==> inputs of 09-08 <==
==> flow/design.v <==
`timescale 1ns/10ps
module  CED(
	input  clk,
	input  rst,
	input  enable,
	output reg ird,
	input  [7:0] idata,	
	output reg [13:0] iaddr,
	output reg cwr_mag_0,
	output reg [12:0] cdata_mag_wr0,
	output reg crd_mag_0,
	input  [12:0] cdata_mag_rd0,
	output reg [13:0] caddr_mag_0,
	output reg cwr_ang_0,
	output reg [12:0] cdata_ang_wr0,
	output reg crd_ang_0,
	input  [12:0] cdata_ang_rd0,
	output reg [13:0] caddr_ang_0,
	output reg cwr1,
	output reg [12:0] cdata_wr1,
	output reg crd1,
	input  [12:0] cdata_rd1,
	output reg [13:0] caddr_1,
	output reg cwr2,
	output reg [12:0] cdata_wr2,
	output reg [13:0] caddr_2,
	output reg done
);
reg [5:0] state,next_state,i;
reg [7:0] Grayscale_temp[0:8];
reg signed [12:0] magnitude_L0[0:8];
reg [12:0] angle_L0[0:8];
reg signed [12:0] Gx,Gy,magnitude;
reg signed [12:0] Gx_abs,Gy_abs;
reg [15:0] n,j;
reg [12:0]angle;
reg signed[28:0] Gy_temp,angle_tmp, Gy_temp1;
parameter INIT=5'd0,GRAYSCALE_ADDR=5'd1,WAIT=5'd2,GRAYSCALE_DATA=5'd3,
          LAYER0=5'd4,INIT1=5'd5,LAYER1_ADDR=5'd6,WAIT1=5'd7,LAYER1_DATA=5'd8,
		  LAYER1_DATA1=5'd9,NMS=5'd10,INIT2=5'd11,LAYER2_ADDR=5'd12,
		  WAIT2=5'd13,LAYER2_DATA=5'd14,LAYER2_DATA1=5'd15,HT=5'd16,FINISHED=5'd17;
always @(posedge clk or posedge rst ) begin
  if(rst) state<=INIT;
  else state<=next_state;
end
always @(*) begin
	case (state)
		INIT:begin
		  next_state=(enable)?GRAYSCALE_ADDR:INIT;
		end 
		GRAYSCALE_ADDR:begin
		  next_state=WAIT;
		end
        WAIT:begin
		   next_state=GRAYSCALE_DATA;
		end
        GRAYSCALE_DATA:begin
			next_state=(i>8)?LAYER0:GRAYSCALE_ADDR;  
		end
		LAYER0:begin
		   next_state=(j>15875)?INIT1:GRAYSCALE_ADDR;
		end
        INIT1:begin
          next_state=LAYER1_ADDR;
        end
        LAYER1_ADDR:begin
            next_state=WAIT1;
	    end 
        WAIT1:begin
		   if((n>0&&n<125)||(n%126==0)||(n%126==125)||(n>15750&&n<15875))next_state=LAYER1_DATA1;
		   else next_state=LAYER1_DATA;
		end
		LAYER1_DATA:begin
		  next_state=(i>8)?NMS:LAYER1_ADDR; 
		end
		LAYER1_DATA1:begin
          next_state=LAYER1_ADDR;
		end
        NMS:begin
		  next_state=(n>15875)?INIT2:LAYER1_ADDR;
		end
		INIT2:begin
		  next_state=LAYER2_ADDR;
		end
		LAYER2_ADDR:begin
		  next_state=WAIT2;
		end
		WAIT2:begin
		  if((n>0&&n<125)||(n%126==0)||(n%126==125)||(n>15750&&n<15875))next_state=LAYER2_DATA1;
		  else next_state=LAYER2_DATA;
		end
		LAYER2_DATA:begin
		  next_state=(i>8)?HT:LAYER2_ADDR; 
		end
		LAYER2_DATA1:begin
          next_state=LAYER2_ADDR;
		end
		HT:begin
		  next_state=(n>15875)?FINISHED:LAYER2_ADDR;
		end
		default:begin
		  next_state=state;
		end 
	endcase	
end
always @(posedge clk) begin
		case (state)
		INIT:begin
		  n=0;
		  i=0;
		  j=0;
		  done=0;
		  ird=0;
		  cwr_mag_0=0;
		  cwr_ang_0=0;
		  crd_mag_0=0;
		  crd_ang_0=0;
		  cwr1=0;
		  crd1=0;
		  cwr2=0;
		  angle=0;
		  angle_tmp=0;
		end 
		GRAYSCALE_ADDR:begin
		  ird=1;
		  cwr_ang_0=0;
		  cwr_mag_0=0;
		  if (i==0)iaddr=n;
		  else if(i==1)iaddr=n+1;
		  else if(i==2)iaddr=n+2;
		  else if(i==3)iaddr=n+128;
		  else if(i==4)iaddr=n+129;
		  else if(i==5)iaddr=n+130;
		  else if(i==6)iaddr=n+256;
		  else if(i==7)iaddr=n+257;
		  else iaddr=n+258; 
		end
		WAIT:begin
		  angle=0;
		  angle_tmp=0;
		end
        GRAYSCALE_DATA:begin
		  Grayscale_temp[i]=idata;
		  i=i+1;
		end
		LAYER0:begin
		  i=0;
		  ird=0;
		  cwr_ang_0=1;
		  cwr_mag_0=1;
		  n=(n%128==125)?n+3:n+1;
		  Gx=-(Grayscale_temp[0])+Grayscale_temp[2]-(Grayscale_temp[3]<<1)+
		     (Grayscale_temp[5]<<1)-Grayscale_temp[6]+Grayscale_temp[8];
		  Gy=-Grayscale_temp[0]-(Grayscale_temp[1]<<1)-Grayscale_temp[2]+
		     Grayscale_temp[6]+(Grayscale_temp[7]<<1)+Grayscale_temp[8];
          Gx_abs=(Gx[12]==1)?-Gx:Gx;
          Gy_abs=(Gy[12]==1)?-Gy:Gy;
		  magnitude=Gx_abs+Gy_abs;
          angle_tmp=(Gx!=0)?(Gy<<16)/Gx:Gx;
		  if(angle_tmp<$signed(29'h00006A09) && angle_tmp>$signed(29'h1FFF95F7))begin                         
			if (Gx!=0&&Gy==0)angle=13'h00;
			else if (Gx==0&&Gy!=0)angle=13'h5a;
			else angle=13'h00;
		  end         
		  else if(angle_tmp>$signed(29'h00006A09) && angle_tmp<$signed(29'h00026A09))angle=13'h2d;            
		  else if(angle_tmp>$signed(29'h00026A09) || angle_tmp<$signed(29'h1FFD95F7))angle=13'h5a;            
		  else angle=13'h87;
		  caddr_mag_0=j;
		  cdata_mag_wr0=magnitude;
		  caddr_ang_0=j;
          cdata_ang_wr0=angle;
		  j=j+1;
		end
        INIT1:begin
		  j=0;
		  n=0;
		  i=0;
		  cwr_ang_0=0;
		  cwr_mag_0=0;
        end
		LAYER1_ADDR:begin
		  if ((n>0&&n<125)||(n%126==0)||(n%126==125)||(n>15750&&n<15875)) begin
		    cwr1=0;
			caddr_1=n;
		  end
          else begin
		    crd_ang_0=1;
		    crd_mag_0=1;
			cwr1=0;
			if (i==0)begin
			  caddr_ang_0=j;
			  caddr_mag_0=j;
			end
		    else if(i==1)begin
			  caddr_ang_0=j+1;
			  caddr_mag_0=j+1;
			end
		    else if(i==2)begin
			  caddr_ang_0=j+2;
			  caddr_mag_0=j+2;
			end
		    else if(i==3)begin
			  caddr_ang_0=j+126;
			  caddr_mag_0=j+126;
			end
		    else if(i==4)begin
			  caddr_ang_0=j+127;
			  caddr_mag_0=j+127;
			end
		    else if(i==5)begin
			  caddr_ang_0=j+128;
			  caddr_mag_0=j+128;
			end
		    else if(i==6)begin
			  caddr_ang_0=j+252;
			  caddr_mag_0=j+252;
			end
		    else if(i==7)begin
			  caddr_ang_0=j+253;
			  caddr_mag_0=j+253;
			end
		    else begin
			  caddr_ang_0=j+254;
			  caddr_mag_0=j+254;
			end
		  end
		end
		LAYER1_DATA:begin
		  angle_L0[i]=cdata_ang_rd0;
		  magnitude_L0[i]=cdata_mag_rd0;
		  i=i+1;
		end
		LAYER1_DATA1:begin
          	cwr1=1;
			cdata_wr1=0;
			n=n+1;
		end
		NMS:begin
		  crd_ang_0=0;
		  crd_mag_0=0;
		  cwr1=1;
		  caddr_1=n;
		  if (angle_L0[4]==13'h00) begin
            cdata_wr1=(magnitude_L0[4]>=magnitude_L0[3]
			          &&magnitude_L0[4]>=magnitude_L0[5])?magnitude_L0[4]:0;			
		  end
		  else if (angle_L0[4]==13'h2d) begin
			cdata_wr1=(magnitude_L0[4]>=magnitude_L0[2]
			          &&magnitude_L0[4]>=magnitude_L0[6])?magnitude_L0[4]:0;	
		  end
          else if (angle_L0[4]==13'h5a) begin
			cdata_wr1=(magnitude_L0[4]>=magnitude_L0[1]
			          &&magnitude_L0[4]>=magnitude_L0[7])?magnitude_L0[4]:0;	
		  end
		  else begin
			cdata_wr1=(magnitude_L0[4]>=magnitude_L0[0]
			          &&magnitude_L0[4]>=magnitude_L0[8])?magnitude_L0[4]:0;
		  end
		  j=(j%126==123)?j+3:j+1;
		  n=n+1;
		  i=0;
		end
		INIT2:begin
		  j=0;
		  n=0;
		  i=0;
          cwr1=0;
		end
		LAYER2_ADDR:begin
		  if ((n>0&&n<125)||(n%126==0)||(n%126==125)||(n>15750&&n<15875)) begin
		    cwr2=0;
			caddr_2=n;
		  end
          else begin
            crd1=1;
			cwr2=0;
			if (i==0)caddr_1=j;
		    else if(i==1)caddr_1=j+1;
		    else if(i==2)caddr_1=j+2;
		    else if(i==3)caddr_1=j+126;
		    else if(i==4)caddr_1=j+127;
		    else if(i==5)caddr_1=j+128;
		    else if(i==6)caddr_1=j+252;
		    else if(i==7)caddr_1=j+253;
		    else caddr_1=j+254;
		  end
		end
		LAYER2_DATA:begin
		  magnitude_L0[i]=cdata_rd1;
		  i=i+1;
		end	
		LAYER2_DATA1:begin
          	cwr2=1;
			cdata_wr2=0;
			n=n+1;
		end
		HT:begin
          crd1=0;
		  cwr2=1;
		  caddr_2=n;
          if (magnitude_L0[4]>=13'd100)cdata_wr2=13'd255;
		  else if(magnitude_L0[4]<13'd50)cdata_wr2=13'd0;
		  else begin
			if ((magnitude_L0[0]>=13'd100)||(magnitude_L0[1]>=13'd100)||
			    (magnitude_L0[2]>=13'd100)||(magnitude_L0[3]>=13'd100)||
				(magnitude_L0[5]>=13'd100)||(magnitude_L0[6]>=13'd100)||
				(magnitude_L0[7]>=13'd100)||(magnitude_L0[8]>=13'd100)) begin
				cdata_wr2=13'd255;
			end
			else cdata_wr2=13'd0;
		  end
		  j=(j%126==123)?j+3:j+1;
		  n=n+1;
		  i=0;
		end
		FINISHED:begin
		  done=1;
		end
		default:begin
		end 
	endcase
end
endmodule
==> flow/run.sh <==
#!/bin/bash
# the make line also repeats each setting of config.mk as NAME=value (left out here)
make -C /OpenROAD-flow-scripts/flow DESIGN_CONFIG=/design/flow/config.mk WORK_HOME=/design/flow/orfs CLKGATE_MAP_FILE= finish
==> flow/config.mk <==
export PLATFORM = sky130hd
export DESIGN_NAME = CED
export DESIGN_NICKNAME = CED
export VERILOG_FILES = /design/flow/design.v
export SDC_FILE = /design/flow/constraint.sdc
export NUM_CORES = 4
export LEC_CHECK = 0
export ABC_AREA = 1
export CAP_MARGIN = 0
export CELL_PAD_IN_SITES_DETAIL_PLACEMENT = 2
export CELL_PAD_IN_SITES_GLOBAL_PLACEMENT = 2
export CORE_MARGIN = 4
export CORE_UTILIZATION = 72
export CTS_CLUSTER_SIZE = 62
export GPL_ROUTABILITY_DRIVEN = 0
export GPL_TIMING_DRIVEN = 0
export HOLD_SLACK_MARGIN = 0.08
export MAX_ROUTING_LAYER = met5
export MIN_ROUTING_LAYER = met2
export PLACE_DENSITY_LB_ADDON = 0.18
export SETUP_SLACK_MARGIN = -0.92
export SLEW_MARGIN = 10
export TNS_END_PERCENT = 55
==> flow/constraint.sdc <==
create_clock -name core_clock -period 69.8 [get_ports {clk}]
set_input_delay 13.9600 -clock core_clock [delete_from_list [all_inputs] [get_ports {clk}]]
set_output_delay 13.9600 -clock core_clock [all_outputs]
set_load 0.01 [all_outputs]
==> 12-24 (differences from 09-08) <==
CAP_MARGIN = 20   (was 0)
CELL_PAD_IN_SITES_DETAIL_PLACEMENT = not set   (was 2)
CELL_PAD_IN_SITES_GLOBAL_PLACEMENT = not set   (was 2)
CORE_MARGIN = 2   (was 4)
CORE_UTILIZATION = 66   (was 72)
CTS_CLUSTER_SIZE = not set   (was 62)
GPL_ROUTABILITY_DRIVEN = not set   (was 0)
GPL_TIMING_DRIVEN = not set   (was 0)
HOLD_SLACK_MARGIN = not set   (was 0.08)
MAX_ROUTING_LAYER = not set   (was met5)
MIN_ROUTING_LAYER = not set   (was met2)
PLACE_DENSITY = 0.6   (was not set)
PLACE_DENSITY_LB_ADDON = not set   (was 0.18)
SETUP_SLACK_MARGIN = not set   (was -0.92)
SLEW_MARGIN = 20   (was 10)
TNS_END_PERCENT = not set   (was 55)
==> flow/constraint.sdc (replaced) <==
create_clock -name core_clock -period 75.3 [get_ports {clk}]
set_input_delay 15.0600 -clock core_clock [delete_from_list [all_inputs] [get_ports {clk}]]
set_output_delay 15.0600 -clock core_clock [all_outputs]
set_load 0.01 [all_outputs]
==> 10-25 (differences from 09-08) <==
CAP_MARGIN = 40   (was 0)
CELL_PAD_IN_SITES_DETAIL_PLACEMENT = 0   (was 2)
CELL_PAD_IN_SITES_GLOBAL_PLACEMENT = not set   (was 2)
CORE_MARGIN = 9   (was 4)
CTS_CLUSTER_DIAMETER = 398   (was not set)
CTS_CLUSTER_SIZE = 99   (was 62)
GPL_TIMING_DRIVEN = 1   (was 0)
HOLD_SLACK_MARGIN = not set   (was 0.08)
MAX_ROUTING_LAYER = not set   (was met5)
MIN_ROUTING_LAYER = not set   (was met2)
PLACE_DENSITY = 0.39   (was not set)
PLACE_DENSITY_LB_ADDON = not set   (was 0.18)
SETUP_SLACK_MARGIN = 2.92   (was -0.92)
==> flow/constraint.sdc (replaced) <==
create_clock -name core_clock -period 16.8 [get_ports {clk}]
set_input_delay 3.3600 -clock core_clock [delete_from_list [all_inputs] [get_ports {clk}]]
set_output_delay 3.3600 -clock core_clock [all_outputs]
set_load 0.01 [all_outputs]
==> results <==
| quantity | 09-08 | 12-24 | 10-25 |
|---|---|---|---|
| Result of the run | stopped before the end | finished clean | stopped before the end |
| Stage where the flow stopped | global placement without I/O (3_1_place_gp_skip_io) | - | clock tree synthesis (4_1_cts) |
| Num rows | 97 | 102 | 97 |
| Pre-CTS setup slack | - | -2960 ps | -54180 ps |
| Post-synthesis adder-cell area fraction | 0.174 | 0.174 | 0.174 |
| Die ar. | 75500 um2 | 79900 um2 | 81100 um2 |
| I/O pin count | - | 181 | 181 |
| Yosys aoi share | 0.157 | 0.157 | 0.157 |
| Vertical die dimension | 275 um | 283 um | 285 um |
| CORE AREA | 70300 um2 | 77200 um2 | 70300 um2 |
| Area of placed instances | - | 54900 um2 | 66900 um2 |
| Width of the die | 275 um | 283 um | 285 um |
| Post-synth design cell area | 51300 um2 | 51300 um2 | 51300 um2 |
| Final HPWL DP | - | 126 mm | 186 mm |
| Port Buf Inserts | - | 170 | 170 |
| FFs w/ async S/R, synth | 0.0520 | 0.0520 | 0.0520 |
| Floorplan-stage core utilization | 0.729 | 0.664 | 0.729 |
| Placed Cells | - | 8866 | 10.2k |
